==> inputs of 07-04 <==
==> flow/design.v <==
`timescale 1ns/10ps
module  ATCONV(
	input		clk,
	input		reset,
	output 	    busy,	
	input		ready,	
	output reg	[11:0]	iaddr,
	input signed [12:0]	idata,
	output	reg 	cwr,
	output  reg	[11:0]	caddr_wr,
	output reg 	[12:0] 	cdata_wr,
	output	reg 	crd,
	output reg	[11:0] 	caddr_rd,
	input 	[12:0] 	cdata_rd,
	output reg 	csel
	);
	reg [2:0] cur_state, next_state;
	localparam IDLE = 3'd0;
	localparam READ_IMAGE = 3'd1;
	localparam WRITE_MEM0 = 3'd2;
	localparam READ_MEM0 = 3'd3;
	localparam WRITE_MEM1 = 3'd4;
	localparam FINISH = 3'd5;
	reg [5:0] col, row;
	reg [4:0] tempX_L0, tempY_L0;
	reg [3:0] cnt;
	wire [3:0] is_pad;
	assign is_pad[0] = (col < 6'd2);
	assign is_pad[1] = (col > 6'd61);
	assign is_pad[2] = (row < 6'd2);
	assign is_pad[3] = (row > 6'd61);
	assign busy = !(cur_state == FINISH || cur_state == IDLE);
    reg signed [12:0] kernal;
	reg signed [29:0] conv_sum;
	reg [12:0] max;
	always @(posedge clk or posedge reset) begin
		if(reset) cur_state <= IDLE; 
		else cur_state <= next_state;
	end
	always @(*) begin
		case(cur_state)
			IDLE: begin
				if(ready == 1'b1) next_state = READ_IMAGE;
				else next_state = IDLE;
			end
			READ_IMAGE: begin
				if(cnt == 4'd11) next_state = WRITE_MEM0;
				else next_state = READ_IMAGE;
			end
			WRITE_MEM0: begin
				if(row == 6'd63 && col == 6'd63) next_state = READ_MEM0;
				else next_state = READ_IMAGE;
			end
			READ_MEM0: begin
				if(cnt == 4'd5) next_state = WRITE_MEM1;
				else next_state = READ_MEM0;
			end
			WRITE_MEM1: begin
				if(row == 6'd62 && col == 6'd62) next_state = FINISH;
				else next_state = READ_MEM0;
			end
			FINISH: begin
				next_state = IDLE;
			end
			default: begin
				next_state = IDLE;
			end
		endcase
	end
	always @(posedge clk or posedge reset) begin
		if(reset) begin
			col <= 6'd0;
			row <= 6'd0;
			cnt <= 4'd0;
			tempX_L0 <= 5'd0;
			tempY_L0 <= 5'd0;
			csel <= 1'b0;
			cwr <= 1'b0;
			crd <= 1'b0;
			max <= 13'd0;
			iaddr <= 12'd0;
			caddr_rd <= 12'd0;
			caddr_wr <= 12'd0;
			cdata_wr <= 13'd0;
		end
		else begin
			case(cur_state)
				READ_IMAGE: begin
					case(cnt)
						4'd0: begin   
							case({is_pad[2], is_pad[0]})
								2'b00: iaddr <= {row-6'd2, col-6'd2};
								2'b01: iaddr <= {row-6'd2, 6'd0};
								2'b10: iaddr <= {6'd0, col-6'd2};
								2'b11: iaddr <= {6'd0, 6'd0};
						    endcase
							conv_sum <= 30'd0;
						end
						4'd1: begin   
							if(is_pad[2] == 1'b1) iaddr <= {6'd0, col};
							else iaddr <= {row-6'd2, col};
							conv_sum <= $signed(idata) * kernal;
						end
						4'd2: begin   
							case({is_pad[2], is_pad[1]})
								2'b00: iaddr <= {row-6'd2, col+6'd2};
								2'b01: iaddr <= {row-6'd2, 6'd63};
								2'b10: iaddr <= {6'd0, col+6'd2};
								2'b11: iaddr <= {6'd0, 6'd63};
							endcase
							conv_sum <= conv_sum + $signed(idata) * kernal;
						end
						4'd3: begin   
							if(is_pad[0] == 1'b1) iaddr <= {row, 6'd0};
							else iaddr <= {row, col-6'd2};
							conv_sum <= conv_sum + $signed(idata) * kernal;
						end
						4'd4: begin   
							iaddr <= {row, col};
							conv_sum <= conv_sum + $signed(idata) * kernal;
						end
						4'd5: begin   
							if(is_pad[1] == 1'b1) iaddr <= {row, 6'd63};
							else iaddr <= {row, col+6'd2};
							conv_sum <= conv_sum + $signed(idata) * kernal;
						end
						4'd6: begin   
							case({is_pad[3], is_pad[0]})
								2'b00: iaddr <= {row+6'd2, col-6'd2};
								2'b01: iaddr <= {row+6'd2, 6'd0};
								2'b10: iaddr <= {6'd63, col-6'd2};
								2'b11: iaddr <= {6'd63, 6'd0};
							endcase
							conv_sum <= conv_sum + $signed(idata) * kernal;
						end
						4'd7: begin   
							if(is_pad[3] == 1'b1) iaddr <= {6'd63, col};
							else iaddr <= {row+6'd2, col};
							conv_sum <= conv_sum + $signed(idata) * kernal;
						end
						4'd8: begin   
							case({is_pad[3], is_pad[1]})
								2'b00: iaddr <= {row+6'd2, col+6'd2};
								2'b01: iaddr <= {row+6'd2, 6'd63};
								2'b10: iaddr <= {6'd63, col+6'd2};
								2'b11: iaddr <= {6'd63, 6'd63};
							endcase
							conv_sum <= conv_sum + $signed(idata) * kernal;
						end
						4'd9: begin
							conv_sum <= conv_sum + $signed(idata) * kernal;
						end
						4'd10: begin
							conv_sum <= conv_sum + $signed(13'h1FF4);
						end
						4'd11: begin
							caddr_wr <= {row, col};
							cdata_wr <= (conv_sum[16] || conv_sum[16:4] <= 13'd11)? 13'd0 : conv_sum[16:4]-13'd11;
						end
					endcase
					if(cnt == 11) begin
						cnt <= 4'd0;
						cwr <= 1'b1;
						csel <= 1'b0;
					end
					else 
						cnt <= cnt + 4'd1;
				end
				WRITE_MEM0: begin
					cwr <= 1'b0;
					if(col == 6'd63) begin
						col <= 6'd0;
						row <= row + 6'd1;
					end
					else 
						col <= col + 6'd1;
					if(row == 6'd63 && col == 6'd63) begin
						row <= 6'd0;
						col <= 6'd0;
						cwr <= 1'b0;
						crd <= 1'b1;
						csel <= 1'b0;
					end
				end
				READ_MEM0: begin
					case(cnt)
						4'd0: begin
							caddr_rd <= {row, col};
							max <= 13'd0;
						end
						4'd1: begin
							caddr_rd <= {row, col+6'd1};
							max <= cdata_rd;
						end
						4'd2: begin
							caddr_rd <= {row+6'd1, col};
							max <= (max > cdata_rd)? max : cdata_rd; 
						end
						4'd3: begin
							caddr_rd <= {row+6'd1, col+6'd1};
							max <= (max > cdata_rd)? max : cdata_rd; 
						end
						4'd4: begin
							max <= (max > cdata_rd)? max : cdata_rd;
						end
						4'd5: begin 
							caddr_wr <= {tempY_L0, tempX_L0};
							if(max != 13'd0) begin
								if(max[3:0] != 13'd0) cdata_wr <= (max[12:4] + 1) << 4;
								else cdata_wr <= max[12:4] << 4;
							end
							else 
								cdata_wr <= 13'd0;
						end
					endcase
					if(cnt == 4'd5) begin
						cnt <= 4'd0;
						cwr <= 1'b1;
						crd <= 1'b0;
						csel <= 1'b1;
					end
					else 
						cnt <= cnt + 4'd1;
				end
				WRITE_MEM1: begin
					if(tempX_L0 == 5'd31) begin
						tempY_L0 <= tempY_L0 + 5'd1;
						tempX_L0 <= 5'd0;
					end
					else 
						tempX_L0 <= tempX_L0 + 5'd1;
					if(col == 6'd62) begin
						col <= 6'd0;
						row <= row + 6'd2;
					end
					else
						col <= col + 6'd2;
					if(row == 6'd62 && col == 6'd62) begin
						cwr <= 1'b0;
						crd <= 1'b0;
						csel <= 1'b0;
					end
					else begin
						cwr <= 1'b0;
						crd <= 1'b1;
						csel <= 1'b0;
					end
				end
				FINISH: begin
					row <= 6'd0;
					col <= 6'd0;
					tempX_L0 <= 5'd0;
					tempY_L0 <= 5'd0;
				end
			endcase
		end
	end
	always @(*) begin
		case(cnt)
			4'd1: kernal = 13'h1FFF;
			4'd2: kernal = 13'h1FFE;
			4'd3: kernal = 13'h1FFF;
			4'd4: kernal = 13'h1FFC;
			4'd5: kernal = 13'h0010;
			4'd6: kernal = 13'h1FFC;
			4'd7: kernal = 13'h1FFF;
			4'd8: kernal = 13'h1FFE;
			4'd9: kernal = 13'h1FFF;
			default: kernal = 13'h0;
		endcase
	end
endmodule
==> flow/run.sh <==
#!/bin/bash
# the make line also repeats each setting of config.mk as NAME=value (left out here)
make -C /OpenROAD-flow-scripts/flow DESIGN_CONFIG=/design/flow/config.mk WORK_HOME=/design/flow/orfs CLKGATE_MAP_FILE= finish
==> flow/config.mk <==
export PLATFORM = sky130hd
export DESIGN_NAME = ATCONV
export DESIGN_NICKNAME = ATCONV
export VERILOG_FILES = /design/flow/design.v
export SDC_FILE = /design/flow/constraint.sdc
export NUM_CORES = 4
export LEC_CHECK = 0
export ABC_AREA = 1
export CAP_MARGIN = 20
export CORE_MARGIN = 2
export CORE_UTILIZATION = 64
export PLACE_DENSITY = 0.43
export SLEW_MARGIN = 20
export TNS_END_PERCENT = 10
==> flow/constraint.sdc <==
create_clock -name core_clock -period 4.88 [get_ports {clk}]
set_input_delay 0.9760 -clock core_clock [delete_from_list [all_inputs] [get_ports {clk}]]
set_output_delay 0.9760 -clock core_clock [all_outputs]
set_load 0.01 [all_outputs]
==> 09-05: changes against 07-04 <==
Settings changed: ABC_AREA 1 to default, CORE_UTILIZATION 64 to 58, CTS_CLUSTER_DIAMETER from default to 376, CTS_CLUSTER_SIZE from default to 34, PLACE_DENSITY 0.43 to default, SETUP_SLACK_MARGIN from default to -0.61, TNS_END_PERCENT 10 to 5.
==> flow/constraint.sdc (replaced) <==
create_clock -name core_clock -period 8.68 [get_ports {clk}]
set_input_delay 1.7360 -clock core_clock [delete_from_list [all_inputs] [get_ports {clk}]]
set_output_delay 1.7360 -clock core_clock [all_outputs]
set_load 0.01 [all_outputs]
==> 07-01: changes against 07-04 <==
Settings changed: ABC_AREA 1 to default, CORE_UTILIZATION 64 to 68, CTS_CLUSTER_SIZE from default to 60, PLACE_DENSITY 0.43 to default, TNS_END_PERCENT 10 to default.
==> flow/constraint.sdc (replaced) <==
create_clock -name core_clock -period 7.37 [get_ports {clk}]
set_input_delay 1.4740 -clock core_clock [delete_from_list [all_inputs] [get_ports {clk}]]
set_output_delay 1.4740 -clock core_clock [all_outputs]
set_load 0.01 [all_outputs]
==> 10-19: changes against 07-04 <==
Settings changed: ABC_AREA 1 to default, CORE_UTILIZATION 64 to 70, CTS_CLUSTER_SIZE from default to 36, PLACE_DENSITY 0.43 to default, TNS_END_PERCENT 10 to default.
==> flow/constraint.sdc (replaced) <==
create_clock -name core_clock -period 7.04 [get_ports {clk}]
set_input_delay 1.4080 -clock core_clock [delete_from_list [all_inputs] [get_ports {clk}]]
set_output_delay 1.4080 -clock core_clock [all_outputs]
set_load 0.01 [all_outputs]
==> out/qor.tcl <==
set qor(timing.critical_path.arrival_ps) 8230
set qor(post_synth_and_or_nand_nor_area_fraction_pct) 15.0
set qor(post_syn_area_um2) 11600
set qor(number_of_global_route_vias_before_repair) 9421
set qor(critPathKind) {in2reg}
set qor(placed_cell_area_um2) 12700
set qor(bufAreaShareNonClock_pct) 7.22
set qor(finalNetCount) 1601
set qor(max_clock_freq_mhz) 124
set qor(critPathCapture) {conv_sum[16]}
set qor(rsz0062_at_grt) {no}
set qor(synthAdderAreaFrac_pct) 25.0
set qor(cts.clk_slew.worst_paths_ps) 70
set qor(largest_net_degree_at_the_start_of_global_routing) 56
set qor(clock_cell_area_share_pct) 4.73
set qor(outcome) {complete, no violations}
set qor(post_synthesis_compound_gate_area_fraction_pct) 17.9
set qor(number_of_iterations_in_the_first_detailed_routing_pass) 5
-- figures above: 09-05

==> out/qor.tcl <==
set qor(outcome) {complete, no violations}
set qor(clock_cell_area_share_pct) 4.22
set qor(post_syn_area_um2) 11600
set qor(number_of_iterations_in_the_first_detailed_routing_pass) 6
set qor(critPathKind) {in2reg}
set qor(post_synthesis_compound_gate_area_fraction_pct) 17.9
set qor(bufAreaShareNonClock_pct) 11.3
set qor(critical_path.max_stage_delay_ps) 570
set qor(synthAdderAreaFrac_pct) 25.0
set qor(number_of_global_route_vias_before_repair) 10261
set qor(synth.ff_latch_count) 114
set qor(critPathCapture) {conv_sum[15]}
set qor(max_clock_freq_mhz) 139
set qor(floorplan.io_pins) 82
set qor(cts.clk_slew.worst_paths_ps) 60
set qor(finalNetCount) 1689
set qor(timing.critical_path.arrival_ps) 7340
set qor(placed_cell_area_um2) 13300
-- figures above: 07-01

==> out/qor.tcl <==
set qor(clock_cell_area_share_pct) 3.92
set qor(report.final.setup_viol) 12
set qor(check-failures) {negative setup slack}
set qor(final_worst_path_setup_slack_ps) -2370
set qor(number_of_global_route_vias_before_repair) 12018
set qor(largest_net_degree_at_the_start_of_global_routing) 60
set qor(timing.critical_path.arrival_ps) 7420
set qor(max_clock_freq_mhz) 138
set qor(number_of_iterations_in_the_first_detailed_routing_pass) 6
set qor(post_syn_area_um2) 11600
set qor(cts.clk_slew.worst_paths_ps) 60
set qor(critPathCapture) {conv_sum[16]}
set qor(outcome) {failed layout checks}
set qor(synthAdderAreaFrac_pct) 24.8
-- figures above: 07-04

==> out/qor.tcl <==
set qor(synthAdderAreaFrac_pct) 25.0
set qor(post_synth_and_or_nand_nor_area_fraction_pct) 15.0
set qor(clock_cell_area_share_pct) 4.05
set qor(final_worst_path_setup_slack_ps) -38.3
set qor(number_of_iterations_in_the_first_detailed_routing_pass) 6
set qor(placed_cell_area_um2) 13400
set qor(critPathCapture) {conv_sum[15]}
set qor(check-failures) {negative setup slack}
set qor(largest_net_degree_at_the_start_of_global_routing) 74
set qor(rsz0062_at_grt) {yes}
set qor(finalNetCount) 1713
set qor(timing.critical_path.arrival_ps) 7230
set qor(outcome) {failed layout checks}
set qor(report.final.setup_viol) 2
-- figures above: 10-19

